<file path="design/flow/design.v">
`timescale 1ns / 1ps
module clockDivider(input clk, rst, output reg clk_out, output tick);
reg [31:0] count; 
parameter n = 20;
always @ (posedge(clk), posedge(rst)) begin 
if (rst == 1'b1)
count <= 32'b0;
else if (count == n-1)
count <= 32'b0;
else
count <= count + 1;
end
always @ (posedge(clk), posedge(rst)) begin
if (rst == 1'b1)
clk_out <= 1'b0;
else if (count == n-1)
  clk_out <= ~clk_out;
else
 clk_out <= clk_out;
end
assign tick = (count == n-1) & ~clk_out;
endmodule
`timescale 1ns / 1ps
module refreshCounter(
input clk,
input rst,
input en,
output reg[1:0] refreshcounter
    );
    always@(posedge clk, posedge rst)
    if (rst)
    refreshcounter <= 2'd0;
    else if (en)
    refreshcounter <= refreshcounter +1; 
endmodule
`timescale 1ns / 1ps
module anodeControl(
input [1:0] refreshcounter,
output reg [3:0] anode
    );
    always @(refreshcounter)
    begin 
    case(refreshcounter)
    2'b00:
      anode= 4'b1110;
    2'b01:
      anode= 4'b1101;
    2'b10:
      anode= 4'b1011;
    2'b11:
      anode= 4'b0111;
      endcase
      end
endmodule
`timescale 1ns / 1ps
module increment(
input clk,
input rst,
input en,
input button,
output reg [3:0]in 
    );
        reg push_f;
       reg push_sync;
       reg push_sync_f;
       wire push_edge;
       always@(posedge clk, posedge rst) begin
       if (rst) begin
           push_f <= 1'b0;
           push_sync <= 1'b0;
       end else if (en) begin
           push_f <= button;
           push_sync <= push_f;    
       end
       end
       always @(posedge clk, posedge rst) begin
       if (rst) begin
           push_sync_f <= 1'b0;
       end else if (en) begin
           push_sync_f <= push_sync;
           end
       end
       assign push_edge = push_sync & ~push_sync_f;
       always @(posedge clk, posedge rst)
       begin
       if(rst)begin
       in<=0;
       end
       else if (en && push_edge)
       begin
          if (in!=9)
          in<=in+1;
          else
          in<=0;
          end
      end
endmodule
module operations(
input clk,
input en,
input [4:0] operation,
input reset,
input [3:0] dig1, dig2, dig3, dig4,
output reg [13:0] result,
output reg  negative_sign,
output reg dot
    );
    reg [7:0] num1, num2;
    always @(posedge clk) begin
      if (en) begin
        if (reset == 1) begin
            num1 <= 0;
            num2 <= 0;
        end
        else begin
            num1 <= (dig1 * 10) + dig2;
            num2 <= (dig3 * 10) + dig4;
        end
      end
    end
    always @(posedge (clk))
     begin
      if (en) begin
        if (reset == 1) begin
            result <= 16'b0;
             negative_sign <= 0;
             dot<=0;
        end
        else if (operation[0] == 1) begin     
            result <= num1 + num2;
             negative_sign <= 0;
             dot<=1;
        end
        else if (operation[1] == 1) begin     
          if (num1==num2) begin
                      result <= 0;
                      negative_sign <= 0;
                      dot<=1;
                  end
            if (num1>num2) begin
                result <= num1 - num2;
                negative_sign <= 0;
                dot<=1;
            end
            if (num2>num1) begin
                result <= num2 - num1;
                negative_sign <=  1;
                dot<=1;
            end
        end
        else if (operation[2] == 1) begin     
            result <= num1 * num2;
             negative_sign <= 0;
             dot<=1;
        end
        else if (operation[3] == 1) begin     
            result <= (num2 == 0) ? 14'd0 : num1 / num2;
             negative_sign <= 0;
            dot<=1;
        end
         else if (operation[4] == 1) begin     
                   result<= (num1 *100) + num2;
                    negative_sign <= 0;
                   dot<=0;
               end
        else
        begin
        result<= (num1 *100) + num2;
        negative_sign <= 0;
        dot<=0;
        end
      end
   end
endmodule
`timescale 1ns / 1ps
module seperate_results(input clk,
input en,
input [13:0] result,
output reg [3:0] final1, final2, final3, final4
    );
    always @(posedge clk) begin
        if (en) begin
        final1<= (result)%10;
        final2<= (result/10)%10;
        final3<= (result/100)%10;
        final4<= (result/1000)%10;
        end
    end
endmodule
module seven_seg(
input clk,
input rst,
input en,
input [3:0] in,
input dot,
output reg [7:0] out
    );
    always @(posedge(clk)) begin
                  if (en) begin
                    case(in)
                        4'b0000:             
                        out[6:0] <= 7'b0000001;    
                        4'b0001:             
                         out[6:0] <= 7'b1001111;
                        4'b0010:             
                         out[6:0] <= 7'b0010010; 
                        4'b0011:             
                         out[6:0] <= 7'b0000110;
                        4'b0100:             
                         out[6:0] <= 7'b1001100;
                        4'b0101:             
                         out[6:0] <= 7'b0100100;
                        4'b0110:             
                         out[6:0] <= 7'b0100000;
                        4'b0111:             
                         out[6:0] <= 7'b0001111;
                        4'b1000:             
                         out[6:0] <= 7'b0000000;
                        4'b1001:             
                         out[6:0] <= 7'b0000100;
                        4'b1010: 
                         out[6:0] <= 7'b1111110;                        
                        default:
                         out[6:0] <= out[6:0];
                    endcase 
                    out[7] <= dot;
                  end
    end
endmodule
`timescale 1ns / 1ps
module BCDcontrol(
input [7:0] digit1,
input [7:0] digit2,
input [7:0] digit3,
input [7:0] digit4,
input [1:0] refreshcounter,
output reg [7:0] outDigit
    );
    always @(*)
        begin 
        case(refreshcounter)
        2'd0:
          outDigit= digit1;
        2'd1:
          outDigit= digit2;
        2'd2:
          outDigit= digit3;
        2'd3:
          outDigit= digit4;
          endcase
          end
endmodule
module topmodule( input clk,
input rst,
output [3:0] anode,
output [7:0] cathode,
input B1, B2, B3, B4,
input [4:0] operation);
wire refreshclock;
wire refreshtick;
wire [1:0] refreshcounter;
wire [3:0] digit1;
wire [3:0] digit2;
wire [3:0] digit3;
wire [3:0] digit4;
wire [7:0] digit1disp;
wire [7:0] digit2disp;
wire [7:0] digit3disp;
wire [7:0] digit4disp;
wire dot;
wire [3:0] final1, final2, final3, final4; 
wire [13:0] result;     
wire negative_sign;                
clockDivider refreshclockGenerator( .clk(clk),.clk_out(refreshclock),.tick(refreshtick),.rst(rst));
refreshCounter counter(.clk(clk),.rst(rst),.en(refreshtick),.refreshcounter(refreshcounter));
anodeControl anodeControl(.refreshcounter(refreshcounter),.anode(anode));
increment case1(.clk(clk), .en(refreshtick), .rst(rst),.button(B1),.in(digit1));
increment case2(.clk(clk), .en(refreshtick), .rst(rst),.button(B2),.in(digit2));
increment case3(.clk(clk), .en(refreshtick), .rst(rst),.button(B3),.in(digit3));
increment case4(.clk(clk), .en(refreshtick), .rst(rst),.button(B4),.in(digit4));
operations operate(.clk(clk), .en(refreshtick),.operation(operation), .reset(rst), .dig1(digit1), .dig2(digit2), .dig3(digit3),.dig4(digit4), .result(result), .negative_sign(negative_sign),.dot(dot));
seperate_results seperate(.clk(clk), .en(refreshtick), .result(result), .final1(final1), .final2(final2), .final3(final3), .final4(final4));
seven_seg display1(.clk(clk), .en(refreshtick),.in(final1),.dot(1'b1),.rst(rst),.out(digit1disp));
seven_seg display2(.clk(clk), .en(refreshtick),.in(final2),.dot(1'b1),.rst(rst),.out(digit2disp));
seven_seg display3(.clk(clk), .en(refreshtick),.in(final3),.dot(dot),.rst(rst),.out(digit3disp));
seven_seg display4(.clk(clk), .en(refreshtick),.in((negative_sign) ? 4'b1010 : final4),.dot(1'b1),.rst(rst),.out(digit4disp)); 
BCDcontrol control(.digit1(digit1disp), .digit2(digit2disp),.digit3(digit3disp), .digit4(digit4disp),.refreshcounter(refreshcounter),.outDigit(cathode));
endmodule
</file>
<file path="design/flow/run.sh">
#!/bin/bash
# the make line also repeats each setting of config.mk as NAME=value (left out here)
make -C /OpenROAD-flow-scripts/flow DESIGN_CONFIG=/design/flow/config.mk WORK_HOME=/design/flow/orfs CLKGATE_MAP_FILE= finish
</file>
<file path="design/flow/config.mk">
export PLATFORM = sky130hd
export DESIGN_NAME = topmodule
export DESIGN_NICKNAME = topmodule
export VERILOG_FILES = /design/flow/design.v
export SDC_FILE = /design/flow/constraint.sdc
export NUM_CORES = 4
export LEC_CHECK = 0
export CAP_MARGIN = 20
export CORE_MARGIN = 2
export CORE_UTILIZATION = 59
export SLEW_MARGIN = 20
</file>
<file path="design/flow/constraint.sdc">
create_clock -name core_clock -period 16.9 [get_ports {clk}]
set_input_delay 3.3800 -clock core_clock [delete_from_list [all_inputs] [get_ports {clk}]]
set_output_delay 3.3800 -clock core_clock [all_outputs]
set_load 0.01 [all_outputs]
</file>
==> results_slide.txt, run 1 <==
Run Summary

Floorplanning
  • I/O Pins: 23
  • Core box area: 34290 um^2
  • Die width: 189.9 um
  • Row Count: 68
  • Chip area: 36050 um^2
  • Floorplan core density: 59.45%
  • Die H: 189.9 um

Layout
  • Final core occ: 69.71%
  • Area grow syn2layout: 17.25%
  • Final net count: 3007

Clock network
  • Root Driver: clkbuf_16
  • CTS Hold Bufs: 0
  • CTS tree: done
  • CTS max path bufs: 2
  • H-tree depth: 4
  • CTS buffer count: 17
  • Clk sinks: 140
  • Late-Pin Clk Latency: 440 ps
  • CTS clk-pin slew, worst paths: 60 ps

Pwr
  • Cell Pwr Density: 31.77 nW/um^2
  • Sequential power share: 47.3%
  • Biggest consumer: clock
  • Leak pwr: 10.63 nW
  • P_comb: 0.0191 mW
  • IR drop worst, VDD: 0.06587 mV
  • Int Pwr: 0.5945 mW
  • Clk. pwr: 0.381 mW
  • Sequential Power: 0.359 mW
  • Sw power: 0.1650 mW
  • Clock power share: 50.2%
  • Switching share of power: 21.72%
  • Gate power share: 2.5%

Timing
  • Min Tclk post-route: 24520 ps
  • Fin. max-slew vios: 0
  • Worst Tran Pin Value: 1125 ps
  • Unrepaired setup endpoints after global routing: yes
  • Final setup fails: 4
  • Final hold vios: 0
  • Cycle use final: 145.1%
  • TNS Setup: -19480 ps
  • Worst clock skew: 11.66 ps
  • Worst setup margin: -7618 ps
  • Maximum clock rate: 0.04079 GHz
  • Max transition margin: 24.74%

Routing
  • DRC: 0
  • DRT Pass-1 Iters: 6
  • Final antenna-violating net count: 0
  • Vias: 20088
  • Drt via density: 6.264
  • Initial drt markers: 1648
  • Drt total wl: 59420 um
  • DR WL/cell: 18.53 um

Synth
  • Ys cells: 2530
  • Top cells by count: nor2_1 (239), ha_1 (212), nand2_1 (190)
  • Mapped Nets: 2799
  • Synth Area per Inst: 8.058 um^2
  • Adder Share, Synth: 18.19%
  • Dominant comb cell: AND-OR/OR-AND gates
  • Aoi share: 24.81%
  • Synth Instances: 2530
  • Post-synth top area cell: ha_1
  • Yosys warns: 8
  • XORs/XNORs by Area: 7.003%
  • Flops after synth: 140
  • Cell with the most instances after synthesis: nor2_1
  • Post-synth top flop: edfxtp_1
  • Synth Cell Area: 20390 um^2
  • Simple Share, Synth: 21.27%
  • Largest type area fraction: 13.01%
  • Count of library flops with an enable pin: 77
  • Main area contributors: ha_1 (13%), edfxtp_1 (11%), dfrtp_1 (7.7%)
  • Distinct lib cells: 109
  • Async SR Flop Fraction: 45.00%
  • Area fraction in mux cells: 4.229%
  • Seq/Total Area, Yosys: 19.08%
  • YS chip area: 20390 um^2

Worst setup path
  • Critical Path End Type: flop
  • Crit path launch type: flop
  • Most used cell, CP: o21a_1
  • CP max stage cell: o211ai_1
  • Worst r2r src: operate.num1[6]$_SDFFCE_PP0P_
  • Critical path arrival: 24690 ps
  • Critical Path End: operate.result[0]$_SDFFCE_PP0P_
  • CP Max Fanout: 8
  • Reg2reg setup slack: -7620 ps
  • Crit path depth: 144
  • Worst Setup Path Type: reg -> reg
  • CP Launch Point: operate.num1[6]$_SDFFCE_PP0P_
  • Register-to-Register Path Depth: 144
  • WP data required: 17080 ps
  • Slowest stage delay, CP: 410 ps
  • WP buf/inv: 27
  • Top delay family on crit path: AND-OR/OR-AND gates
  • Critical R2R Capture: operate.result[0]$_SDFFCE_PP0P_

Placement
  • I/O Buffers: 21
  • Hpwl dp: 43510 um
  • Gpl congestion: 0.9732

Worst hold path
  • Hold_sp: operate.dot$_SDFFCE_PP0P_
  • Worst hold path class: reg -> reg
  • End of the worst hold path: display3.out[7]$_DFFE_PP_
  • Hold Crit Depth: 0

Global routing
  • Largest net degree at the start of global routing: 61
  • Vias in the first global route: 19234
  • Initial antenna violation count: 1
  • Global Route Usage Sum: 32.68%
  • Gr ovfl total: 0
  • Global-route wire length before repair: 96250 um

Job
  • Max Cap Viol: 0
  • Tool warnings: 68

Outcome
  • Failing Checks: setup timing
  • Status: finished with violations
[per-layer routing]
layer / vias to the layer above / track usage, % / wire length, um
li1: 9731 / - / -
met1: 9570 / 40.95 / 25380
met2: 622 / 57.52 / 29190
met3: 165 / 4.132 / 2763
met4: 0 / 12.02 / 2087
met5: - / 0 / 0
[layout make-up]
| type | instances | area [um^2] |
|---|---|---|
| antenna | 1 | 2.502 |
| clock buffer | 25 | 518.0 |
| clock inverter | 7 | 80.08 |
| fill | 2763 | 10390 |
| inverter | 161 | 610.6 |
| multi-input combinational | 2109 | 15850 |
| sequential | 140 | 3889 |
| tap | 455 | 569.3 |
| timing repair buffer | 309 | 2387 |
[stage by stage]
stage               cells  power (mW)  cell area (um^2)  hold slack, ps  worst slack (ps)
floorplan            2530      0.3769             20610           400.3             -7799
global placement     3092      0.3839             22400           406.2             -6745
detailed placement   3092      0.3839             22400           424.4             -7474
CTS                  3180      0.7648             23600           436.2             -6849
global route         3207      0.7794             23900           445.4             -9038
finish               3207      0.7595             23900           432.8             -7618
[repair_timing]
item                       in CTS  in global routing
buffers inserted               58                 29
setup endpoints to repair       4                  5
pin swaps                      44                 39
gates resized                  37                 23
gates cloned                    0                  0
==> run 2: changes to the inputs <==
- ABC_AREA: default -> 1
- CORE_UTILIZATION: 59 -> 72
- CTS_CLUSTER_DIAMETER: default -> 365
- CTS_CLUSTER_SIZE: default -> 100
- PLACE_DENSITY: default -> 0.36
- clock period: 16.9 -> 13.6 ns (I/O delays scaled with it)
==> results_slide.txt, run 2 <==
Key Metrics from the Run

Clock network
  • Root Driver: clkbuf_16
  • CTS max path bufs: 2
  • CTS buffer count: 17
  • H-tree depth: 4
  • Clk sinks: 140

Global routing
  • Global Route Usage Sum: 66.86%
  • Gr ovfl total: 6

Synth
  • Async SR Flop Fraction: 45.00%
  • Ys cells: 3000
  • Post-synth top flop: edfxtp_1
  • Post-synth top area cell: ha_1
  • Aoi share: 13.66%
  • Distinct lib cells: 64
  • XORs/XNORs by Area: 6.474%
  • Flops after synth: 140
  • Dominant comb cell: simple AND/OR/NAND/NOR gates
  • YS chip area: 20160 um^2
  • Simple Share, Synth: 31.42%
  • Top cells by count: nand2_1 (677), inv_1 (495), nor2_1 (297)
  • Synth Area per Inst: 6.719 um^2
  • Mapped Nets: 3269
  • Area fraction in mux cells: 0.09931%
  • Synth Cell Area: 20160 um^2
  • Cell with the most instances after synthesis: nand2_1
  • Adder Share, Synth: 17.73%
  • Yosys warns: 8
  • Seq/Total Area, Yosys: 19.29%
  • Main area contributors: ha_1 (13%), nand2_1 (13%), edfxtp_1 (11%)
  • Synth Instances: 3000
  • Count of library flops with an enable pin: 77
  • Largest type area fraction: 13.16%

Placement
  • Hpwl dp: 42900 um
  • I/O Buffers: 21
  • Cell area after placement: 22630 um^2
  • Gpl congestion: 1.021

Outcome
  • Stop err: [ERROR GRT-0116] Global routing finished with congestion. Check the congestion regions in the DRC Viewer.
  • Status: aborted with a tool error
  • Halt Stage: global routing (5_1_grt)

Floorplanning
  • Chip area: 29350 um^2
  • Die H: 171.3 um
  • Die width: 171.3 um
  • I/O Pins: 23
  • Core box area: 27710 um^2
  • Floorplan core density: 72.76%
  • Row Count: 61
run 2: routing by layer:
metal | GRT usage, % | overflow
met1 | 64.98 | 0
met2 | 87.94 | 3
met4 | 66.58 | 2
met3 | 47.95 | 1
met5 | 24.17 | 0
run 2: through the flow:
stage	utilization (%)	std cells	power, mW	setup WS (ps)
floorplan	-	3000	0.4679	-8435
global placement	81.66	3595	0.4774	-6808
detailed placement	81.66	3595	0.4775	-8248
CTS	90.16	3824	0.9497	-7554
run 2: timing repair:
| item | 4_1_cts |
|---|---|
| setup endpoints to repair | 5 |
| pin swaps | 97 |
| hold endpoints to repair | 0 |
| hold buffers | 0 |
| setup buffers | 197 |
| resized | 74 |
==> run 3: changes to the inputs <==
- CORE_UTILIZATION: 72 -> 71
- CTS_CLUSTER_DIAMETER: 365 -> default
- CTS_CLUSTER_SIZE: 100 -> default
- PLACE_DENSITY: 0.36 -> 0.65
- SETUP_SLACK_MARGIN: default -> -0.5
- clock period: 13.6 -> 20.4 ns (I/O delays scaled with it)
==> results_slide.txt, run 3 <==
Key Metrics from the Run

Floorplanning
  • Floorplan core density: 72.36%
  • I/O Pins: 23
  • Chip area: 29760 um^2
  • Core box area: 27860 um^2
  • Die H: 172.5 um
  • Die width: 172.5 um
  • Row Count: 61

Synth
  • Flops after synth: 140
  • Adder Share, Synth: 17.73%
  • Cell with the most instances after synthesis: nand2_1
  • Area fraction in mux cells: 0.09931%
  • Synth Cell Area: 20160 um^2
  • Post-synth top area cell: ha_1
  • Async SR Flop Fraction: 45.00%
  • Count of library flops with an enable pin: 77
  • Synth Instances: 3000
  • Main area contributors: ha_1 (13%), nand2_1 (13%), edfxtp_1 (11%)
  • Top cells by count: nand2_1 (677), inv_1 (495), nor2_1 (297)
  • Aoi share: 13.66%
  • Post-synth top flop: edfxtp_1
  • Distinct lib cells: 64
  • Yosys warns: 8
  • Largest type area fraction: 13.16%
  • Dominant comb cell: simple AND/OR/NAND/NOR gates
  • Mapped Nets: 3269
  • Ys cells: 3000
  • Synth Area per Inst: 6.719 um^2
  • Simple Share, Synth: 31.42%
  • Seq/Total Area, Yosys: 19.29%
  • YS chip area: 20160 um^2
  • XORs/XNORs by Area: 6.474%

Clock network
  • CTS buffer count: 17
  • Clk sinks: 140
  • H-tree depth: 4
  • Root Driver: clkbuf_16
  • CTS max path bufs: 2

Placement
  • I/O Buffers: 21
  • Pre-CTS WS: -2273 ps
  • Gpl congestion: 0.9553
  • Cell area after placement: 22460 um^2
  • Hpwl dp: 41720 um

Outcome
  • Halt Stage: global routing (5_1_grt)
  • Status: aborted with a tool error
run 3: timing repair:
item                       in CTS
pin swaps                      63
buffers inserted               89
hold endpoints to repair        0
cloned                          0
hold buffers                    0
gates resized                  53
setup endpoints to repair       2
run 3: stage by stage:
step | cells | TNS (ps)
4_1_cts | 3703 | -1200
3_3_place_gp | 3583 | -1495
2_1_floorplan | 3000 | -2252
3_5_place_dp | 3583 | -2755
==> run 4: changes to the inputs <==
- CAP_MARGIN: 20 -> 5
- CORE_ASPECT_RATIO: default -> 0.5
- CORE_UTILIZATION: 71 -> 40
- CTS_CLUSTER_DIAMETER: default -> 370
- CTS_CLUSTER_SIZE: default -> 93
- PLACE_DENSITY: 0.65 -> 0.35
- SETUP_SLACK_MARGIN: -0.5 -> 1.34
- clock period: 20.4 -> 32.0 ns (I/O delays scaled with it)
==> results_slide.txt, run 4 <==
Run Summary

Pwr
  • Cell Pwr Density: 18.30 nW/um^2
  • Clock power share: 49.8%
  • Int Pwr: 0.3069 mW
  • IR drop worst, VDD: 0.02387 mV
  • Sequential Power: 0.190 mW
  • Leak pwr: 11.60 nW
  • P_comb: 0.00968 mW
  • Gate power share: 2.4%
  • Switching share of power: 22.68%
  • Sw power: 0.09005 mW
  • Biggest consumer: clock
  • Sequential power share: 47.7%
  • Clk. pwr: 0.198 mW

Worst setup path
  • CP Launch Point: operate.num2[2]$_SDFFCE_PP0P_
  • Most used cell, CP: nand2_1
  • Critical path arrival: 27360 ps
  • Critical R2R Capture: operate.result[0]$_SDFFCE_PP0P_
  • Worst r2r src: operate.num2[2]$_SDFFCE_PP0P_
  • Worst Setup Path Type: reg -> reg
  • Critical Path End Type: flop
  • CP Max Fanout: 20
  • Register-to-Register Path Depth: 163
  • Critical Path End: operate.result[0]$_SDFFCE_PP0P_
  • Slowest stage delay, CP: 630 ps
  • WP buf/inv: 26
  • Reg2reg setup slack: 4820 ps
  • Crit path launch type: flop
  • Crit path depth: 163
  • CP max stage cell: edfxtp_1
  • WP data required: 32170 ps
  • Top delay family on crit path: AND-OR/OR-AND gates

Timing
  • Worst Tran Pin Value: 938.1 ps
  • Unrepaired setup endpoints after global routing: no
  • Final setup fails: 0
  • Worst clock skew: 14.02 ps
  • Max transition margin: 37.46%
  • WHS: 456.4 ps
  • TNS Setup: 0 ps
  • Maximum clock rate: 0.03679 GHz
  • Final hold vios: 0
  • Fin. max-slew vios: 0
  • Worst setup margin: 4815 ps
  • Min Tclk post-route: 27180 ps
  • Cycle use final: 84.95%

Layout
  • Final instance area: 21690 um^2
  • Final net count: 3277
  • Area grow syn2layout: 7.598%
  • Final core occ: 43.38%
  • Layout filler cell count: 5329

Synth
  • Mapped Nets: 3269
  • Main area contributors: ha_1 (13%), nand2_1 (13%), edfxtp_1 (11%)
  • XORs/XNORs by Area: 6.474%
  • Async SR Flop Fraction: 45.00%
  • Seq/Total Area, Yosys: 19.29%
  • Ys cells: 3000
  • Post-synth top flop: edfxtp_1
  • Adder Share, Synth: 17.73%
  • YS chip area: 20160 um^2
  • Count of library flops with an enable pin: 77
  • Yosys warns: 8
  • Simple Share, Synth: 31.42%
  • Top cells by count: nand2_1 (677), inv_1 (495), nor2_1 (297)
  • Synth Instances: 3000
  • Synth Area per Inst: 6.719 um^2
  • Dominant comb cell: simple AND/OR/NAND/NOR gates
  • Area fraction in mux cells: 0.09931%
  • Largest type area fraction: 13.16%
  • Aoi share: 13.66%
  • Flops after synth: 140
  • Synth Cell Area: 20160 um^2
  • Post-synth top area cell: ha_1
  • Cell with the most instances after synthesis: nand2_1
  • Distinct lib cells: 64

Routing
  • DRT Pass-1 Iters: 5
  • N_diodes: 0
  • Drt total wl: 51720 um
  • Final antenna-violating net count: 0
  • Initial drt markers: 927
  • Vias: 18212
  • DR WL/cell: 14.05 um
  • Drt via density: 4.948
  • DRC: 0

Global routing
  • Largest net degree at the start of global routing: 72
  • Global Route Usage Sum: 20.51%
  • Vias in the first global route: 17470
  • Gr ovfl total: 0
  • Initial antenna violation count: 0
  • Global-route wire length before repair: 87860 um

Floorplanning
  • Die width: 321.5 um
  • Die H: 162.7 um
  • I/O Pins: 23
  • Chip area: 52320 um^2
  • Floorplan core density: 40.32%
  • Row Count: 58
  • Core box area: 50000 um^2

Clock network
  • Late-Pin Clk Latency: 430 ps
  • H-tree depth: 4
  • CTS max path bufs: 2
  • CTS Hold Bufs: 0
  • CTS clk-pin slew, worst paths: 70 ps
  • Root Driver: clkbuf_16
  • Clk sinks: 140
  • CTS buffer count: 17
  • CTS tree: done

Placement
  • Hpwl dp: 41200 um
  • I/O Buffers: 21
  • Gpl congestion: 0.8672
  • Pre-CTS WS: 4433 ps
  • Cell area after placement: 21090 um^2

Worst hold path
  • End of the worst hold path: refreshclockGenerator.count[0]$_DFF_PP0_
  • Hold Crit Depth: 1
  • Hold_sp: refreshclockGenerator.count[0]$_DFF_PP0_
  • Worst hold path class: reg -> reg

Job
  • Max Cap Viol: 0
  • Tool warnings: 65

Outcome
  • Status: timing/DRC/antenna clean
run 4: area by class of cell:
class	count	area, um^2	share of cell area [%]
Clock buffer	18	429.2	1.979
Clock inverter	14	146.4	0.6749
Inverter	526	1984	9.149
Timing Repair Buffer	49	420.4	1.938
Tap cell	660	825.8	3.807
Multi-Input combinational cell	2274	13990	64.52
Sequential cell	140	3889	17.93
run 4: metal layers:
layer  vias up  share of wire (%)  GRT usage, %
li1       9749                  -             -
met1      8297                 53         29.11
met2       135                 44         34.27
met3        31                2.3         2.649
met4         0               0.73         2.315
met5         -                  0             0
run 4: per-stage QoR:
| step | instances | power [mW] |
|---|---|---|
| after floorplan | 3000 | 0.1989 |
| after global placement | 3647 | 0.2030 |
| after detailed placement | 3647 | 0.2029 |
| after CTS | 3679 | 0.4036 |
| after global routing | 3681 | 0.4115 |
| final | 3681 | 0.3970 |
run 4: what timing repair did:
action	4_1_cts	5_1_grt
resized	0	2
buffers inserted	0	2
setup endpoints to repair	0	1
==> run 5: changes to the inputs <==
- CAP_MARGIN: 5 -> 20
- CELL_PAD_IN_SITES_DETAIL_PLACEMENT: default -> 0
- CELL_PAD_IN_SITES_GLOBAL_PLACEMENT: default -> 0
- CORE_ASPECT_RATIO: 0.5 -> 0.67
- CORE_UTILIZATION: 40 -> 72
- CTS_CLUSTER_DIAMETER: 370 -> 233
- CTS_CLUSTER_SIZE: 93 -> 14
- MAX_ROUTING_LAYER: default -> met5
- MIN_ROUTING_LAYER: default -> met1
- PLACE_DENSITY: 0.35 -> default
- PLACE_DENSITY_LB_ADDON: default -> 0.16
- SETUP_SLACK_MARGIN: 1.34 -> -0.38
- SLEW_MARGIN: 20 -> 30
- clock period: 32.0 -> 20.9 ns (I/O delays scaled with it)
==> results_slide.txt, run 5 <==
Run Summary

Worst setup path
  • Top delay family on crit path: AND-OR/OR-AND gates
  • WP buf/inv: 24
  • CP Launch Point: operate.num1[2]$_SDFFCE_PP0P_
  • Worst Setup Path Type: reg -> reg
  • Crit path launch type: flop
  • Slowest stage delay, CP: 450 ps
  • Critical Path End Type: flop
  • Crit path depth: 156
  • Critical Path End: operate.result[0]$_SDFFCE_PP0P_
  • Reg2reg setup slack: -3650 ps
  • Most used cell, CP: nand2_2
  • CP Max Fanout: 12
  • WP data required: 21080 ps
  • Worst r2r src: operate.num1[2]$_SDFFCE_PP0P_
  • Critical path arrival: 24720 ps
  • Register-to-Register Path Depth: 156
  • CP max stage cell: o21ai_0
  • Critical R2R Capture: operate.result[0]$_SDFFCE_PP0P_

Placement
  • I/O Buffers: 21
  • Placed cells: 3572
  • Hpwl dp: 43010 um
  • Gpl congestion: 0.9821

Synth
  • XORs/XNORs by Area: 6.474%
  • YS chip area: 20160 um^2
  • Synth Area per Inst: 6.719 um^2
  • Main area contributors: ha_1 (13%), nand2_1 (13%), edfxtp_1 (11%)
  • Yosys warns: 8
  • Mapped Nets: 3269
  • Largest type area fraction: 13.16%
  • Ys cells: 3000
  • Cell with the most instances after synthesis: nand2_1
  • Synth Cell Area: 20160 um^2
  • Dominant comb cell: simple AND/OR/NAND/NOR gates
  • Aoi share: 13.66%
  • Async SR Flop Fraction: 45.00%
  • Top cells by count: nand2_1 (677), inv_1 (495), nor2_1 (297)
  • Seq/Total Area, Yosys: 19.29%
  • Post-synth top area cell: ha_1
  • Flops after synth: 140
  • Area fraction in mux cells: 0.09931%
  • Post-synth top flop: edfxtp_1
  • Count of library flops with an enable pin: 77
  • Simple Share, Synth: 31.42%
  • Adder Share, Synth: 17.73%
  • Synth Instances: 3000
  • Distinct lib cells: 64

Pwr
  • P_comb: 0.0160 mW
  • Gate power share: 2.6%
  • Clock power share: 49.4%
  • Sequential Power: 0.290 mW
  • Cell Pwr Density: 24.54 nW/um^2
  • Int Pwr: 0.4614 mW
  • Biggest consumer: clock
  • IR drop worst, VDD: 0.08017 mV
  • Clk. pwr: 0.299 mW
  • Total power: 0.6053 mW
  • Sequential power share: 48.0%
  • Leak pwr: 13.36 nW
  • Sw power: 0.1439 mW
  • Switching share of power: 23.77%

Timing
  • WHS: 476.1 ps
  • Worst setup margin: -3645 ps
  • Maximum clock rate: 0.04074 GHz
  • Final hold vios: 0
  • Worst Tran Pin Value: 955.2 ps
  • Unrepaired setup endpoints after global routing: yes
  • Cycle use final: 117.4%
  • Fin. max-slew vios: 0
  • Min Tclk post-route: 24550 ps
  • Final setup fails: 2
  • Max transition margin: 36.25%
  • TNS Setup: -5300 ps
  • Worst clock skew: 13.08 ps

Clock network
  • CTS max path bufs: 2
  • Root Driver: clkbuf_16
  • CTS Hold Bufs: 0
  • CTS buffer count: 17
  • Clk sinks: 140
  • CTS clk-pin slew, worst paths: 60 ps
  • CTS tree: done
  • Late-Pin Clk Latency: 450 ps
  • H-tree depth: 4

Worst hold path
  • End of the worst hold path: seperate.final1[0]$_DFFE_PP_
  • Worst hold path class: reg -> reg
  • Hold_sp: operate.result[0]$_SDFFCE_PP0P_
  • Hold Crit Depth: 0

Job
  • Max Cap Viol: 0
  • Tool warnings: 66

Global routing
  • Vias in the first global route: 21092
  • Initial antenna violation count: 3
  • Global-route wire length before repair: 98910 um
  • Gr ovfl total: 0
  • Global Route Usage Sum: 40.95%
  • Largest net degree at the start of global routing: 72

Routing
  • Drt total wl: 73680 um
  • DR WL/cell: 19.76 um
  • Initial drt markers: 3399
  • Drt via density: 6.416
  • N_diodes: 0
  • DRT Pass-1 Iters: 10
  • Vias: 23927
  • Final antenna-violating net count: 0
  • DRC: 0

Floorplanning
  • Die H: 141.0 um
  • Chip area: 29380 um^2
  • Die width: 208.4 um
  • I/O Pins: 23
  • Floorplan core density: 72.74%
  • Row Count: 50
  • Core box area: 27710 um^2

Outcome
  • Failing Checks: setup timing
  • Status: finished with violations

Layout
  • Comb. cell area: 14750 um^2
  • Area grow syn2layout: 22.38%
  • Post-Layout Cell Count: 3729
  • Final net count: 3621
  • Layout filler cell count: 1330
  • FF/Latch Area: 3889 um^2
==> run 5: what timing repair did <==
item                                    in CTS  in global routing
gates resized                               43                133
buffers inserted                            65                 63
endpoints found under the setup margin       2                  2
pin swaps                                   41                123
==> run 5: layout make-up <==
cell class / count / area share, %
tap: 364 / 1.846
sequential: 140 / 15.76
inverter: 526 / 8.080
timing repair buffer: 393 / 12.23
multi-input combinational: 2274 / 59.80
clock buffer: 22 / 1.968
clock inverter: 10 / 0.3043
==> run 5: metal layers <==
metal	wire (um)	up-vias	part of all wire (%)	GRT usage, %
li1	-	10459	-	-
met1	26370	10788	36	54.16
met2	31650	2015	43	67.51
met3	9965	663	14	6.059
met4	5676	2	7.7	17.46
met5	14	-	0.019	0
==> run 5: through the flow <==
step / instance area (um^2) / utilization (%) / worst slack, ps
after floorplan: 20330 / - / -1454
after global placement: 22470 / 81.07 / -989.1
after detailed placement: 22470 / 81.07 / -2063
after CTS: 23630 / 85.28 / -1039
after global routing: 24670 / 89.01 / -4586
final: 24670 / 89.01 / -3645
==> run 6: changes to the inputs <==
- CELL_PAD_IN_SITES_DETAIL_PLACEMENT: 0 -> default
- CELL_PAD_IN_SITES_GLOBAL_PLACEMENT: 0 -> default
- CORE_ASPECT_RATIO: 0.67 -> default
- CORE_UTILIZATION: 72 -> 70
- CTS_CLUSTER_DIAMETER: 233 -> default
- CTS_CLUSTER_SIZE: 14 -> default
- MAX_ROUTING_LAYER: met5 -> default
- MIN_ROUTING_LAYER: met1 -> default
- PLACE_DENSITY_LB_ADDON: 0.16 -> default
- SETUP_SLACK_MARGIN: -0.38 -> default
- SLEW_MARGIN: 30 -> 20
- clock period: 20.9 -> 24.9 ns (I/O delays scaled with it)
==> results_slide.txt, run 6 <==
Run Summary

Placement
  • Hpwl dp: 38770 um
  • Cell area after placement: 20860 um^2
  • Placed cells: 3386
  • I/O Buffers: 21
  • Gpl congestion: 0.9779

Floorplanning
  • Row Count: 62
  • Floorplan core density: 70.61%
  • Chip area: 30170 um^2
  • Die width: 173.7 um
  • I/O Pins: 23
  • Die H: 173.7 um
  • Core box area: 28550 um^2

Synth
  • Dominant comb cell: simple AND/OR/NAND/NOR gates
  • XORs/XNORs by Area: 6.474%
  • Ys cells: 3000
  • Main area contributors: ha_1 (13%), nand2_1 (13%), edfxtp_1 (11%)
  • Async SR Flop Fraction: 45.00%
  • Synth Instances: 3000
  • Largest type area fraction: 13.16%
  • Count of library flops with an enable pin: 77
  • Area fraction in mux cells: 0.09931%
  • Aoi share: 13.66%
  • Synth Cell Area: 20160 um^2
  • Synth Area per Inst: 6.719 um^2
  • Seq/Total Area, Yosys: 19.29%
  • Adder Share, Synth: 17.73%
  • Mapped Nets: 3269
  • Distinct lib cells: 64
  • Cell with the most instances after synthesis: nand2_1
  • YS chip area: 20160 um^2
  • Simple Share, Synth: 31.42%
  • Flops after synth: 140
  • Yosys warns: 8
  • Top cells by count: nand2_1 (677), inv_1 (495), nor2_1 (297)
  • Post-synth top flop: edfxtp_1
  • Post-synth top area cell: ha_1

Pwr
  • Clock power share: 49.7%
  • Sw power: 0.1226 mW
  • Leak pwr: 11.78 nW
  • Switching share of power: 24.13%
  • Biggest consumer: clock
  • Cell Pwr Density: 23.42 nW/um^2
  • IR drop worst, VDD: 0.04120 mV
  • Sequential Power: 0.244 mW
  • Gate power share: 2.4%
  • Clk. pwr: 0.252 mW
  • Sequential power share: 47.9%
  • Total power: 0.5082 mW
  • Int Pwr: 0.3856 mW
  • P_comb: 0.0123 mW

Clock network
  • Late-Pin Clk Latency: 430 ps
  • CTS buffer count: 17
  • CTS tree: done
  • H-tree depth: 4
  • CTS clk-pin slew, worst paths: 70 ps
  • CTS max path bufs: 2
  • Root Driver: clkbuf_16
  • Clk sinks: 140

Global routing
  • Gr ovfl total: 0
  • Vias in the first global route: 18705
  • Global-route wire length before repair: 83770 um
  • Largest net degree at the start of global routing: 72
  • Initial antenna violation count: 0
  • Global Route Usage Sum: 32.89%

Worst hold path
  • Worst hold path class: reg -> reg
  • Hold_sp: operate.dot$_SDFFCE_PP0P_
  • Hold Crit Depth: 0
  • End of the worst hold path: display3.out[7]$_DFFE_PP_

Timing
  • WHS: 424.6 ps
  • Min Tclk post-route: 23160 ps
  • Max transition margin: 43.25%
  • TNS Setup: 0 ps
  • Fin. max-slew vios: 0
  • Final setup fails: 0
  • Worst clock skew: 12.76 ps
  • Final hold vios: 0
  • Worst Tran Pin Value: 851.2 ps
  • Cycle use final: 93.02%
  • Maximum clock rate: 0.04317 GHz

Worst setup path
  • Worst r2r src: operate.num1[1]$_SDFFCE_PP0P_
  • Crit path depth: 170
  • Critical path arrival: 23330 ps
  • Worst Setup Path Type: reg -> reg
  • Critical Path End: operate.result[0]$_SDFFCE_PP0P_
  • Critical Path End Type: flop
  • CP Launch Point: operate.num1[1]$_SDFFCE_PP0P_
  • Top delay family on crit path: AND-OR/OR-AND gates
  • Slowest stage delay, CP: 470 ps
  • Crit path launch type: flop
  • Register-to-Register Path Depth: 170
  • Critical R2R Capture: operate.result[0]$_SDFFCE_PP0P_
  • Reg2reg setup slack: 1740 ps
  • CP Max Fanout: 11
  • CP max stage cell: edfxtp_1
  • Most used cell, CP: nand2_1
  • WP data required: 25060 ps
  • WP buf/inv: 25

Layout
  • Comb. cell area: 14130 um^2
  • Layout filler cell count: 2292
  • Area grow syn2layout: 7.653%
  • Final net count: 3303
  • Post-Layout Cell Count: 3431
  • FF/Latch Area: 3889 um^2
  • Final instance area: 21700 um^2

Routing
  • DRC: 0
  • DR WL/cell: 14.48 um
  • Final antenna-violating net count: 0
  • DRT Pass-1 Iters: 6
  • Initial drt markers: 1189
  • Drt via density: 5.665
  • Vias: 19436
  • N_diodes: 0
  • Drt total wl: 49670 um

Job
  • Max Cap Viol: 0
  • Tool warnings: 65

Outcome
  • Status: timing/DRC/antenna clean
run 6: layout make-up:
class	count	share of cell area, %
flip-flops and latches	140	17.92
repair buffers	75	2.871
multi-input cells	2274	65.11
inverters	526	9.173
well taps	384	2.214
clock inverters	14	0.6342
clock buffers	18	2.076
run 6: layer usage:
layer / share of wire (%) / GRT usage (%)
met3: 4.3 / 4.123
met4: 2.6 / 10.85
met5: 0 / 0
met2: 51 / 60.62
met1: 42 / 39.66
run 6: through the flow:
stage | setup slack (ps) | util (%)
after CTS | 47.30 | 75.14
after global routing | -295.4 | 76.02
final | 1738 | 76.02
after global placement | 825.6 | 73.07
after floorplan | 1025 | -
after detailed placement | 84.35 | 73.07
run 6: timing repair:
item,in CTS,in global routing
resized,2,56
hold endpoints to repair,0,0
pin swaps,0,13
setup buffers,0,13
hold buffers,0,0
setup endpoints to repair,1,2
==> run 7: changes to the inputs <==
- CTS_CLUSTER_DIAMETER: default -> 353
- clock period: 24.9 -> 19.5 ns (I/O delays scaled with it)
==> results_slide.txt, run 7 <==
Key Metrics from the Run

Outcome
  • Status: aborted with a tool error
  • Halt Stage: global routing (5_1_grt)
  • Stop err: [ERROR GRT-0232] Routing congestion too high. Check the congestion heatmap in the GUI.

Synth
  • Mapped Nets: 3269
  • Ys cells: 3000
  • Synth Area per Inst: 6.719 um^2
  • Distinct lib cells: 64
  • Synth Cell Area: 20160 um^2
  • Adder Share, Synth: 17.73%
  • Post-synth top area cell: ha_1
  • Aoi share: 13.66%
  • Largest type area fraction: 13.16%
  • Dominant comb cell: simple AND/OR/NAND/NOR gates
  • Cell with the most instances after synthesis: nand2_1
  • XORs/XNORs by Area: 6.474%
  • Post-synth top flop: edfxtp_1
  • Seq/Total Area, Yosys: 19.29%
  • Simple Share, Synth: 31.42%
  • Top cells by count: nand2_1 (677), inv_1 (495), nor2_1 (297)
  • Area fraction in mux cells: 0.09931%
  • Flops after synth: 140
  • Synth Instances: 3000
  • YS chip area: 20160 um^2
  • Yosys warns: 8
  • Main area contributors: ha_1 (13%), nand2_1 (13%), edfxtp_1 (11%)
  • Count of library flops with an enable pin: 77
  • Async SR Flop Fraction: 45.00%

Global routing
  • Global Route Usage Sum: 76.27%
  • Gr ovfl total: 154

Floorplanning
  • Die H: 173.7 um
  • Core box area: 28550 um^2
  • Chip area: 30170 um^2
  • I/O Pins: 23
  • Floorplan core density: 70.61%
  • Row Count: 62
  • Die width: 173.7 um

Clock network
  • Root Driver: clkbuf_16
  • CTS buffer count: 17
  • H-tree depth: 4
  • CTS max path bufs: 2
  • Clk sinks: 140

Placement
  • Gpl congestion: 0.9616
  • I/O Buffers: 21
  • Pre-CTS WS: -2892 ps
  • Hpwl dp: 41890 um
-- run 7: metal layers --
layer | global-route usage [%] | overflow
met5 | 37.50 | 0
met4 | 73.21 | 51
met3 | 61.10 | 5
met2 | 95.22 | 87
met1 | 74.65 | 11
-- run 7: repair_timing --
action                     CTS
setup endpoints to repair    2
buffers inserted           176
hold buffers                 0
gates resized               66
pin swaps                   82
-- run 7: per-stage QoR --
step / setup TNS, ps / cells / instance area (um^2)
floorplan: -3576 / 3000 / 20380
global placement: -2459 / 3595 / 22550
detailed placement: -4140 / 3595 / 22550
CTS: -4219 / 3803 / 24700
==> run 8: changes to the inputs <==
- CELL_PAD_IN_SITES_DETAIL_PLACEMENT: default -> 0
- CELL_PAD_IN_SITES_GLOBAL_PLACEMENT: default -> 0
- CORE_ASPECT_RATIO: default -> 0.67
- CORE_UTILIZATION: 70 -> 72
- CTS_CLUSTER_DIAMETER: 353 -> default
- MAX_ROUTING_LAYER: default -> met5
- MIN_ROUTING_LAYER: default -> met1
- PLACE_DENSITY_LB_ADDON: default -> 0.15
- SETUP_SLACK_MARGIN: default -> 5.0
- SLEW_MARGIN: 20 -> 15
- clock period: 19.5 -> 17.4 ns (I/O delays scaled with it)
==> results_slide.txt, run 8 <==
Key Metrics from the Run

Outcome
  • Status: aborted with a tool error
  • Halt Stage: global routing (5_1_grt)
  • Stop err: [ERROR GRT-0232] Routing congestion too high. Check the congestion heatmap in the GUI.

Placement
  • Gpl congestion: 0.9768
  • Placed cells: 3581
  • I/O Buffers: 21
  • Pre-CTS WS: -4707 ps
  • Hpwl dp: 45440 um

Synth
  • Adder Share, Synth: 17.73%
  • YS chip area: 20160 um^2
  • Area fraction in mux cells: 0.09931%
  • Main area contributors: ha_1 (13%), nand2_1 (13%), edfxtp_1 (11%)
  • Ys cells: 3000
  • Yosys warns: 8
  • Count of library flops with an enable pin: 77
  • Seq/Total Area, Yosys: 19.29%
  • XORs/XNORs by Area: 6.474%
  • Simple Share, Synth: 31.42%
  • Synth Instances: 3000
  • Cell with the most instances after synthesis: nand2_1
  • Flops after synth: 140
  • Mapped Nets: 3269
  • Synth Area per Inst: 6.719 um^2
  • Largest type area fraction: 13.16%
  • Post-synth top area cell: ha_1
  • Top cells by count: nand2_1 (677), inv_1 (495), nor2_1 (297)
  • Synth Cell Area: 20160 um^2
  • Distinct lib cells: 64
  • Async SR Flop Fraction: 45.00%
  • Dominant comb cell: simple AND/OR/NAND/NOR gates
  • Aoi share: 13.66%
  • Post-synth top flop: edfxtp_1

Clock network
  • Root Driver: clkbuf_16
  • H-tree depth: 4
  • CTS max path bufs: 2
  • Clk sinks: 140
  • CTS buffer count: 17

Floorplanning
  • Core box area: 27710 um^2
  • Row Count: 50
  • I/O Pins: 23
  • Die H: 141.0 um
  • Die width: 208.4 um
  • Floorplan core density: 72.74%
  • Chip area: 29380 um^2

Global routing
  • Gr ovfl total: 714
  • Global Route Usage Sum: 91.63%
[run 8: timing repair]
action                     in CTS
setup endpoints to repair       6
setup buffers                 152
pin swaps                      64
resized                       107
hold buffers                    0
[run 8: layer usage]
metal  overflow  global-route usage, %
met5          7                  53.69
met4        171                  97.43
met3         76                  81.60
met2        401                  104.7
met1         59                  88.60
[run 8: through the flow]
step | hold slack [ps] | utilization [%] | power, mW | instance area, um^2
after CTS | 451.0 | 89.31 | 0.7316 | 24750
after detailed placement | 416.4 | 81.62 | 0.3734 | 22620
after global placement | 430.3 | 81.62 | 0.3732 | 22620
after floorplan | 400.3 | - | 0.3657 | 20420
==> run 9: changes to the inputs <==
- CORE_UTILIZATION: 72 -> 18
- CTS_CLUSTER_DIAMETER: default -> 234
- CTS_CLUSTER_SIZE: default -> 93
- MIN_ROUTING_LAYER: met1 -> met2
- PLACE_DENSITY: default -> 0.42
- PLACE_DENSITY_LB_ADDON: 0.15 -> default
- SETUP_SLACK_MARGIN: 5.0 -> -0.56
- SLEW_MARGIN: 15 -> 30
- clock period: 17.4 -> 23.5 ns (I/O delays scaled with it)
==> results_slide.txt, run 9 <==
Run Summary

Synth
  • Synth Area per Inst: 6.719 um^2
  • Aoi share: 13.66%
  • Async SR Flop Fraction: 45.00%
  • Synth Cell Area: 20160 um^2
  • YS chip area: 20160 um^2
  • Synth Instances: 3000
  • Yosys warns: 8
  • Mapped Nets: 3269
  • Count of library flops with an enable pin: 77
  • Simple Share, Synth: 31.42%
  • Flops after synth: 140
  • Ys cells: 3000
  • Dominant comb cell: simple AND/OR/NAND/NOR gates
  • Post-synth top area cell: ha_1
  • Area fraction in mux cells: 0.09931%
  • Cell with the most instances after synthesis: nand2_1
  • Seq/Total Area, Yosys: 19.29%
  • XORs/XNORs by Area: 6.474%
  • Largest type area fraction: 13.16%
  • Adder Share, Synth: 17.73%
  • Main area contributors: ha_1 (13%), nand2_1 (13%), edfxtp_1 (11%)
  • Distinct lib cells: 64
  • Top cells by count: nand2_1 (677), inv_1 (495), nor2_1 (297)
  • Post-synth top flop: edfxtp_1

Floorplanning
  • Chip area: 114700 um^2
  • I/O Pins: 23
  • Floorplan core density: 18.14%
  • Row Count: 100
  • Core box area: 111100 um^2
  • Die width: 412.8 um
  • Die H: 277.9 um

Clock network
  • CTS Hold Bufs: 0
  • CTS max path bufs: 2
  • CTS buffer count: 17
  • CTS tree: done
  • Late-Pin Clk Latency: 450 ps
  • Root Driver: clkbuf_16
  • H-tree depth: 4
  • Clk sinks: 140
  • CTS clk-pin slew, worst paths: 80 ps

Pwr
  • Sw power: 0.1357 mW
  • Switching share of power: 24.36%
  • Biggest consumer: clock
  • Clk. pwr: 0.284 mW
  • Gate power share: 2.7%
  • Clock power share: 51.0%
  • Sequential Power: 0.258 mW
  • Leak pwr: 12.08 nW
  • IR drop worst, VDD: 0.05435 mV
  • P_comb: 0.0149 mW
  • Cell Pwr Density: 23.60 nW/um^2
  • Sequential power share: 46.3%
  • Int Pwr: 0.4215 mW

Worst setup path
  • Crit path depth: 162
  • Critical Path End Type: flop
  • Worst Setup Path Type: reg -> reg
  • Register-to-Register Path Depth: 162
  • Top delay family on crit path: AND-OR/OR-AND gates
  • WP buf/inv: 25
  • Reg2reg setup slack: 1320 ps
  • Critical Path End: operate.result[0]$_SDFFCE_PP0P_
  • Most used cell, CP: nand2_1
  • WP data required: 23680 ps
  • Critical R2R Capture: operate.result[0]$_SDFFCE_PP0P_
  • Critical path arrival: 22360 ps
  • Slowest stage delay, CP: 450 ps
  • Worst r2r src: operate.num1[3]$_SDFFCE_PP0P_
  • CP Max Fanout: 16
  • Crit path launch type: flop
  • CP max stage cell: edfxtp_1
  • CP Launch Point: operate.num1[3]$_SDFFCE_PP0P_

Timing
  • Max transition margin: 39.75%
  • Final hold vios: 0
  • Maximum clock rate: 0.04509 GHz
  • Worst clock skew: 23.22 ps
  • Fin. max-slew vios: 0
  • Worst Tran Pin Value: 900.5 ps
  • WHS: 455.6 ps
  • Min Tclk post-route: 22180 ps
  • Final setup fails: 0
  • Cycle use final: 94.38%

Global routing
  • Gr ovfl total: 0
  • Initial antenna violation count: 1
  • Vias in the first global route: 28700
  • Global Route Usage Sum: 15.61%
  • Largest net degree at the start of global routing: 73
  • Global-route wire length before repair: 95660 um

Routing
  • Initial drt markers: 2534
  • DR WL/cell: 13.18 um
  • Drt total wl: 60420 um
  • Final antenna-violating net count: 0
  • Drt via density: 5.864
  • DRC: 3
  • N_diodes: 0
  • Vias: 26888
  • DRT Pass-1 Iters: 51

Placement
  • Placed cells: 4528
  • Gpl congestion: 0.9071
  • I/O Buffers: 21
  • Hpwl dp: 46810 um

Layout
  • Final net count: 3362
  • Post-Layout Cell Count: 4585
  • Area grow syn2layout: 17.13%

Worst hold path
  • Hold_sp: refreshclockGenerator.count[0]$_DFF_PP0_
  • End of the worst hold path: refreshclockGenerator.count[0]$_DFF_PP0_
  • Hold Crit Depth: 1
  • Worst hold path class: reg -> reg

Job
  • Max Cap Viol: 0
  • Tool warnings: 63

Outcome
  • Status: finished with violations
  • Failing Checks: DRC
-- run 9: layout make-up --
class	count	area, um^2
clock buffer	19	464.2
clock inverter	13	142.6
fill	12598	87500
inverter	526	1982
multi-input combinational	2274	14210
sequential	140	3889
tap	1479	1851
timing repair buffer	134	1077
-- run 9: through the flow --
step	worst slack (ps)	power (mW)	TNS, ps	cell area (um^2)	utilization [%]
final	1322	0.5573	0	23610	21.25
after global routing	-676.2	0.5800	-676.2	23610	21.25
after CTS	-6.937	0.5642	-6.937	23190	20.88
after detailed placement	147.7	0.2775	0	22590	20.33
after global placement	342.0	0.2775	0	22580	20.33
after floorplan	-374.9	0.2708	-374.9	20160	-
-- run 9: what timing repair did --
item | 4_1_cts | 5_1_grt
resized | 0 | 80
setup endpoints to repair | 0 | 2
hold endpoints to repair | 0 | 0
setup buffers | 0 | 25
-- run 9: metal layers --
metal / routed length, um / GRT usage, %
met2: 27380 / 14.34
met1: 0 / -
met3: 30820 / 27.19
met5: 667 / 6.686
met4: 1554 / 1.315
==> run 10: changes to the inputs <==
- ABC_AREA: 1 -> default
- CELL_PAD_IN_SITES_DETAIL_PLACEMENT: 0 -> 1
- CELL_PAD_IN_SITES_GLOBAL_PLACEMENT: 0 -> default
- CORE_ASPECT_RATIO: 0.67 -> default
- CORE_UTILIZATION: 18 -> 40
- CTS_CLUSTER_DIAMETER: 234 -> default
- CTS_CLUSTER_SIZE: 93 -> default
- MAX_ROUTING_LAYER: met5 -> default
- PLACE_DENSITY: 0.42 -> default
- PLACE_DENSITY_LB_ADDON: default -> 0.09
- SETUP_SLACK_MARGIN: -0.56 -> -0.05
- SLEW_MARGIN: 30 -> 20
- TNS_END_PERCENT: default -> 30
- clock period: 23.5 -> 32.0 ns (I/O delays scaled with it)
==> results_slide.txt, run 10 <==
Run Summary

Outcome
  • Status: timing/DRC/antenna clean

Synth
  • Aoi share: 24.81%
  • YS chip area: 20390 um^2
  • Post-synth top flop: edfxtp_1
  • Main area contributors: ha_1 (13%), edfxtp_1 (11%), dfrtp_1 (7.7%)
  • Distinct lib cells: 109
  • Simple Share, Synth: 21.27%
  • XORs/XNORs by Area: 7.003%
  • Dominant comb cell: AND-OR/OR-AND gates
  • Area fraction in mux cells: 4.229%
  • Mapped Nets: 2799
  • Top cells by count: nor2_1 (239), ha_1 (212), nand2_1 (190)
  • Seq/Total Area, Yosys: 19.08%
  • Async SR Flop Fraction: 45.00%
  • Cell with the most instances after synthesis: nor2_1
  • Synth Area per Inst: 8.058 um^2
  • Yosys warns: 8
  • Synth Instances: 2530
  • Ys cells: 2530
  • Adder Share, Synth: 18.19%
  • Post-synth top area cell: ha_1
  • Largest type area fraction: 13.01%
  • Flops after synth: 140
  • Count of library flops with an enable pin: 77
  • Synth Cell Area: 20390 um^2

Timing
  • Worst Tran Pin Value: 1154 ps
  • Min Tclk post-route: 29530 ps
  • Worst clock skew: 11.93 ps
  • Maximum clock rate: 0.03386 GHz
  • Max transition margin: 22.80%
  • Final hold vios: 0
  • TNS Setup: 0 ps
  • Fin. max-slew vios: 0
  • Cycle use final: 92.29%
  • Unrepaired setup endpoints after global routing: no
  • Final setup fails: 0

Pwr
  • Clock power share: 49.5%
  • Int Pwr: 0.3010 mW
  • Sequential power share: 47.9%
  • Total power: 0.3955 mW
  • Switching share of power: 23.88%
  • Sequential Power: 0.189 mW
  • Leak pwr: 9.349 nW
  • Cell Pwr Density: 18.10 nW/um^2
  • Clk. pwr: 0.196 mW
  • Sw power: 0.09446 mW
  • P_comb: 0.0101 mW
  • Biggest consumer: clock
  • IR drop worst, VDD: 0.03170 mV
  • Gate power share: 2.6%

Placement
  • Hpwl dp: 47780 um
  • Gpl congestion: 0.9953
  • I/O Buffers: 21

Clock network
  • CTS max path bufs: 2
  • Root Driver: clkbuf_16
  • CTS tree: done
  • Late-Pin Clk Latency: 450 ps
  • H-tree depth: 4
  • Clk sinks: 140
  • CTS buffer count: 17
  • CTS clk-pin slew, worst paths: 70 ps

Worst setup path
  • Reg2reg setup slack: 2470 ps
  • Slowest stage delay, CP: 720 ps
  • Crit path depth: 135
  • Register-to-Register Path Depth: 135
  • Most used cell, CP: o21a_1
  • CP Max Fanout: 14
  • CP max stage cell: edfxtp_1
  • Crit path launch type: flop
  • CP Launch Point: operate.num1[6]$_SDFFCE_PP0P_
  • Worst r2r src: operate.num1[6]$_SDFFCE_PP0P_
  • Worst Setup Path Type: reg -> reg
  • Critical path arrival: 29730 ps
  • Critical Path End: operate.result[0]$_SDFFCE_PP0P_
  • WP buf/inv: 11
  • Top delay family on crit path: AND-OR/OR-AND gates
  • WP data required: 32190 ps
  • Critical R2R Capture: operate.result[0]$_SDFFCE_PP0P_
  • Critical Path End Type: flop

Routing
  • Vias: 26650
  • Initial drt markers: 3942
  • DR WL/cell: 20.43 um
  • DRC: 0
  • Drt via density: 8.383
  • Drt total wl: 64940 um
  • Final antenna-violating net count: 0
  • DRT Pass-1 Iters: 9

Layout
  • Final net count: 2756
  • Layout filler cell count: 6086
  • Area grow syn2layout: 7.181%

Global routing
  • Initial antenna violation count: 1
  • Gr ovfl total: 0
  • Largest net degree at the start of global routing: 64
  • Global-route wire length before repair: 105300 um
  • Global Route Usage Sum: 36.78%
  • Vias in the first global route: 29544

Worst hold path
  • Worst hold path class: reg -> reg
  • Hold_sp: operate.dot$_SDFFCE_PP0P_
  • End of the worst hold path: display3.out[7]$_DFFE_PP_
  • Hold Crit Depth: 0

Floorplanning
  • Chip area: 52790 um^2
  • Row Count: 82
  • Die H: 229.8 um
  • Floorplan core density: 40.55%
  • I/O Pins: 23
  • Die width: 229.8 um
  • Core box area: 50270 um^2

Job
  • Max Cap Viol: 0
  • Tool warnings: 63
==> run 10: routing by layer <==
metal,wire [um],GRT usage (%),share of wire (%)
met1,0,-,0
met2,34630,46.54,53
met3,25460,47.52,39
met4,4589,5.222,7.1
met5,266,5.882,0.41
==> run 10: repair_timing <==
action | 4_1_cts | 5_1_grt
buffers inserted | 0 | 5
resized | 0 | 5
setup endpoints to repair | 0 | 1
hold buffers | 0 | 0
==> run 10: layout make-up <==
| class | instances | area (um^2) | area share, % |
|---|---|---|---|
| multi-input cells | 2109 | 15430 | 70.64 |
| flip-flops and latches | 140 | 3889 | 17.80 |
| well taps | 672 | 840.8 | 3.848 |
| inverters | 161 | 609.3 | 2.789 |
| repair buffers | 58 | 488.0 | 2.233 |
| clock buffers | 20 | 471.7 | 2.159 |
| clock inverters | 12 | 100.1 | 0.4581 |
| diodes | 7 | 17.52 | 0.08017 |
==> run 10: per-stage QoR <==
stage | instances | setup slack [ps] | utilization (%) | hold slack (ps) | area (um^2)
floorplan | 2530 | 5611 | - | 400.3 | 20390
global placement | 3135 | 2477 | 42.16 | 409.6 | 21190
detailed placement | 3135 | 1481 | 42.16 | 433.8 | 21190
CTS | 3167 | 1400 | 43.29 | 452.9 | 21760
global route | 3177 | 21.19 | 43.45 | 468.5 | 21840
finish | 3179 | 2467 | 43.46 | 446.6 | 21850
==> run 11: changes to the inputs <==
- ABC_AREA: default -> 1
- CELL_PAD_IN_SITES_DETAIL_PLACEMENT: 1 -> default
- CORE_UTILIZATION: 40 -> 62
- MIN_ROUTING_LAYER: met2 -> default
- PLACE_DENSITY: default -> 0.38
- PLACE_DENSITY_LB_ADDON: 0.09 -> default
- SETUP_SLACK_MARGIN: -0.05 -> default
- TNS_END_PERCENT: 30 -> default
- clock period: 32.0 -> 17.3 ns (I/O delays scaled with it)
==> results_slide.txt, run 11 <==
Run Summary

Outcome
  • Status: finished with violations
  • Failing Checks: setup timing

Routing
  • Final antenna-violating net count: 0
  • Drt total wl: 60000 um
  • DRC: 0
  • Drt via density: 5.595
  • Initial drt markers: 1466
  • Vias: 21568
  • DR WL/cell: 15.57 um
  • DRT Pass-1 Iters: 5

Pwr
  • Clk. pwr: 0.365 mW
  • Leak pwr: 13.56 nW
  • Switching share of power: 21.89%
  • Sequential Power: 0.351 mW
  • IR drop worst, VDD: 0.06062 mV
  • Gate power share: 2.5%
  • Total power: 0.7339 mW
  • Sequential power share: 47.8%
  • Sw power: 0.1607 mW
  • Int Pwr: 0.5733 mW
  • Clock power share: 49.7%
  • Biggest consumer: clock
  • P_comb: 0.0186 mW
  • Cell Pwr Density: 29.34 nW/um^2

Layout
  • Final net count: 3668
  • Area grow syn2layout: 24.09%

Synth
  • Distinct lib cells: 64
  • Post-synth top flop: edfxtp_1
  • Aoi share: 13.66%
  • Adder Share, Synth: 17.73%
  • Area fraction in mux cells: 0.09931%
  • Synth Instances: 3000
  • Cell with the most instances after synthesis: nand2_1
  • Top cells by count: nand2_1 (677), inv_1 (495), nor2_1 (297)
  • Main area contributors: ha_1 (13%), nand2_1 (13%), edfxtp_1 (11%)
  • Simple Share, Synth: 31.42%
  • Flops after synth: 140
  • Async SR Flop Fraction: 45.00%
  • Ys cells: 3000
  • Dominant comb cell: simple AND/OR/NAND/NOR gates
  • Yosys warns: 8
  • Mapped Nets: 3269
  • Post-synth top area cell: ha_1
  • Seq/Total Area, Yosys: 19.29%
  • Synth Area per Inst: 6.719 um^2
  • XORs/XNORs by Area: 6.474%
  • Synth Cell Area: 20160 um^2
  • Largest type area fraction: 13.16%
  • YS chip area: 20160 um^2
  • Count of library flops with an enable pin: 77

Worst setup path
  • Crit path launch type: flop
  • Critical R2R Capture: operate.result[0]$_SDFFCE_PP0P_
  • Critical path arrival: 22870 ps
  • CP max stage cell: edfxtp_1
  • CP Max Fanout: 6
  • Critical Path End Type: flop
  • Slowest stage delay, CP: 410 ps
  • Top delay family on crit path: AND-OR/OR-AND gates
  • Critical Path End: operate.result[0]$_SDFFCE_PP0P_
  • WP data required: 17480 ps
  • Most used cell, CP: a21o_1
  • Crit path depth: 166
  • Register-to-Register Path Depth: 166
  • Worst Setup Path Type: reg -> reg
  • CP Launch Point: operate.num1[3]$_SDFFCE_PP0P_
  • Worst r2r src: operate.num1[3]$_SDFFCE_PP0P_
  • WP buf/inv: 27
  • Reg2reg setup slack: -5390 ps

Global routing
  • Global-route wire length before repair: 90450 um
  • Initial antenna violation count: 0
  • Vias in the first global route: 19812
  • Largest net degree at the start of global routing: 48
  • Gr ovfl total: 0
  • Global Route Usage Sum: 32.57%

Floorplanning
  • I/O Pins: 23
  • Die H: 184.3 um
  • Core box area: 32290 um^2
  • Chip area: 33970 um^2
  • Row Count: 66
  • Floorplan core density: 62.43%
  • Die width: 184.3 um

Worst hold path
  • Hold_sp: operate.dot$_SDFFCE_PP0P_
  • End of the worst hold path: display3.out[7]$_DFFE_PP_
  • Worst hold path class: reg -> reg
  • Hold Crit Depth: 0

Timing
  • WHS: 438.0 ps
  • Min Tclk post-route: 22690 ps
  • Fin. max-slew vios: 0
  • Worst Tran Pin Value: 939.7 ps
  • Worst setup margin: -5392 ps
  • Maximum clock rate: 0.04407 GHz
  • Worst clock skew: 9.580 ps
  • Final hold vios: 0
  • Cycle use final: 131.2%
  • Unrepaired setup endpoints after global routing: yes
  • Final setup fails: 3
  • Max transition margin: 36.77%

Placement
  • I/O Buffers: 21
  • Gpl congestion: 0.9498
  • Hpwl dp: 41190 um

Clock network
  • CTS clk-pin slew, worst paths: 60 ps
  • Root Driver: clkbuf_16
  • Clk sinks: 140
  • Late-Pin Clk Latency: 430 ps
  • CTS tree: done
  • H-tree depth: 4
  • CTS buffer count: 17
  • CTS max path bufs: 2

Job
  • Tool warnings: 68
  • Max Cap Viol: 0
## run 11: layout make-up
| class | instances | area (um^2) |
|---|---|---|
| Multi-Input combinational cell | 2274 | 14610 |
| Fill cell | 2349 | 7274 |
| Sequential cell | 140 | 3889 |
| Timing Repair Buffer | 440 | 3386 |
| Inverter | 526 | 1991 |
| Tap cell | 442 | 553.0 |
| Clock buffer | 20 | 446.7 |
| Clock inverter | 12 | 138.9 |
| Antenna cell | 1 | 2.502 |
## run 11: routing by layer
metal  wire length [um]  GRT usage [%]  up-vias
li1                   -              -    10565
met1              23530          37.84     9895
met2              29490          60.05      798
met3               3203          4.011      310
met4               3775          13.89        0
met5                  0              0        -
## run 11: stage by stage
step                TNS, ps  utilization [%]  area, um^2  setup WS [ps]  cells
floorplan             -9156                -       20420          -4735   3000
global placement      -5565            70.32       22710          -3406   3659
detailed placement    -8246            70.32       22710          -4359   3659
CTS                   -5806            75.23       24290          -3529   3810
global route         -14690            77.46       25010          -6415   3854
finish               -11240            77.47       25010          -5392   3855
## run 11: timing repair
item / CTS / global route
hold buffers: 0 / 0
gates resized: 37 / 94
setup buffers: 119 / 46
pin swaps: 62 / 114
endpoints found under the setup margin: 3 / 4
==> run 12: changes to the inputs <==
- ABC_AREA: 1 -> default
- CORE_UTILIZATION: 62 -> 65
- PLACE_DENSITY: 0.38 -> default
- SETUP_SLACK_MARGIN: default -> 5.0
- clock period: 17.3 -> 18.7 ns (I/O delays scaled with it)
==> results_slide.txt, run 12 <==
Run Summary

Outcome
  • Status: finished with violations
  • Failing Checks: setup timing

Worst setup path
  • Register-to-Register Path Depth: 136
  • Critical R2R Capture: operate.result[0]$_SDFFCE_PP0P_
  • Critical path arrival: 25170 ps
  • Worst r2r src: operate.num1[5]$_SDFFCE_PP0P_
  • Reg2reg setup slack: -6320 ps
  • CP Max Fanout: 6
  • Most used cell, CP: o21a_1
  • Worst Setup Path Type: reg -> reg
  • Critical Path End Type: flop
  • Crit path depth: 136
  • WP buf/inv: 17
  • CP max stage cell: or4_4
  • Top delay family on crit path: AND-OR/OR-AND gates
  • Slowest stage delay, CP: 520 ps
  • Critical Path End: operate.result[0]$_SDFFCE_PP0P_
  • Crit path launch type: flop
  • WP data required: 18860 ps
  • CP Launch Point: operate.num1[5]$_SDFFCE_PP0P_

Pwr
  • Gate power share: 2.6%
  • Cell Pwr Density: 27.73 nW/um^2
  • Leak pwr: 10.73 nW
  • P_comb: 0.0174 mW
  • Sequential power share: 48.9%
  • Sequential Power: 0.324 mW
  • Clock power share: 48.5%
  • Sw power: 0.1557 mW
  • Switching share of power: 23.47%
  • Biggest consumer: registers
  • Clk. pwr: 0.322 mW
  • IR drop worst, VDD: 0.06439 mV
  • Int Pwr: 0.5076 mW

Timing
  • Worst setup margin: -6318 ps
  • Maximum clock rate: 0.03997 GHz
  • Final hold vios: 0
  • Fin. max-slew vios: 0
  • Cycle use final: 133.8%
  • Worst Tran Pin Value: 1080 ps
  • Min Tclk post-route: 25020 ps
  • Unrepaired setup endpoints after global routing: yes
  • Final setup fails: 4
  • Worst clock skew: 12.71 ps
  • Max transition margin: 27.35%
  • TNS Setup: -14240 ps

Synth
  • Cell with the most instances after synthesis: nor2_1
  • Count of library flops with an enable pin: 77
  • Distinct lib cells: 109
  • Yosys warns: 8
  • Flops after synth: 140
  • Main area contributors: ha_1 (13%), edfxtp_1 (11%), dfrtp_1 (7.7%)
  • Largest type area fraction: 13.01%
  • Mapped Nets: 2799
  • Synth Cell Area: 20390 um^2
  • Seq/Total Area, Yosys: 19.08%
  • Dominant comb cell: AND-OR/OR-AND gates
  • Aoi share: 24.81%
  • Synth Area per Inst: 8.058 um^2
  • Post-synth top area cell: ha_1
  • Simple Share, Synth: 21.27%
  • Async SR Flop Fraction: 45.00%
  • Ys cells: 2530
  • Synth Instances: 2530
  • XORs/XNORs by Area: 7.003%
  • Area fraction in mux cells: 4.229%
  • Adder Share, Synth: 18.19%
  • Top cells by count: nor2_1 (239), ha_1 (212), nand2_1 (190)
  • YS chip area: 20390 um^2
  • Post-synth top flop: edfxtp_1

Global routing
  • Gr ovfl total: 0
  • Largest net degree at the start of global routing: 64
  • Vias in the first global route: 20166
  • Initial antenna violation count: 1
  • Global-route wire length before repair: 99270 um
  • Global Route Usage Sum: 36.68%

Worst hold path
  • Hold_sp: operate.dot$_SDFFCE_PP0P_
  • Worst hold path class: reg -> reg
  • End of the worst hold path: display3.out[7]$_DFFE_PP_
  • Hold Crit Depth: 0

Routing
  • Drt total wl: 61740 um
  • DRT Pass-1 Iters: 6
  • Drt via density: 6.564
  • DR WL/cell: 19.48 um
  • Final antenna-violating net count: 0
  • DRC: 0
  • Initial drt markers: 1884
  • Vias: 20808

Placement
  • I/O Buffers: 21
  • Hpwl dp: 42990 um
  • Gpl congestion: 0.9930
  • Pre-CTS WS: -5917 ps
  • Cell area after placement: 22250 um^2

Layout
  • Area grow syn2layout: 17.34%
  • Final net count: 3029
  • Final core occ: 77.79%
  • Final instance area: 23920 um^2

Clock network
  • Late-Pin Clk Latency: 440 ps
  • CTS clk-pin slew, worst paths: 70 ps
  • Root Driver: clkbuf_16
  • H-tree depth: 4
  • CTS Hold Bufs: 0
  • CTS tree: done
  • CTS buffer count: 17
  • Clk sinks: 140
  • CTS max path bufs: 2

Floorplanning
  • Chip area: 32800 um^2
  • Die H: 181.1 um
  • Floorplan core density: 66.30%
  • I/O Pins: 23
  • Row Count: 64
  • Core box area: 30750 um^2
  • Die width: 181.1 um

Job
  • Max Cap Viol: 0
  • Tool warnings: 68
## run 12: repair_timing
item / in CTS / in global routing
setup endpoints to repair: 6 / 6
buffers inserted: 83 / 31
resized: 32 / 23
pin swaps: 49 / 38
## run 12: routing by layer
layer | part of all wire [%] | vias to the layer above | wire length (um) | global-route usage, %
met1 | 40 | 9973 | 24800 | 43.56
met2 | 49 | 823 | 30460 | 65.89
met3 | 5.6 | 232 | 3461 | 5.019
met5 | 0 | - | 0 | 0
li1 | - | 9780 | - | -
met4 | 4.9 | 0 | 3029 | 16.39
## run 12: final cells by class
| class | instances | area (um^2) |
|---|---|---|
| multi-input combinational | 2109 | 15820 |
| fill | 2185 | 6829 |
| sequential | 140 | 3889 |
| timing repair buffer | 331 | 2556 |
| inverter | 161 | 610.6 |
| tap | 396 | 495.5 |
| clock buffer | 20 | 456.7 |
| clock inverter | 12 | 87.58 |
| antenna | 1 | 2.502 |
## run 12: per-stage QoR
| stage | hold WS (ps) | power [mW] | instances |
|---|---|---|---|
| 2_1_floorplan | 400.3 | 0.3406 | 2530 |
| 3_3_place_gp | 414.1 | 0.3462 | 3023 |
| 3_5_place_dp | 421.3 | 0.3464 | 3023 |
| 4_1_cts | 436.4 | 0.6643 | 3138 |
| 5_1_grt | 460.3 | 0.6795 | 3170 |
| 6_report | 435.9 | 0.6633 | 3170 |
Power figures rest on the tool's default switching activity, not on a simulated workload.
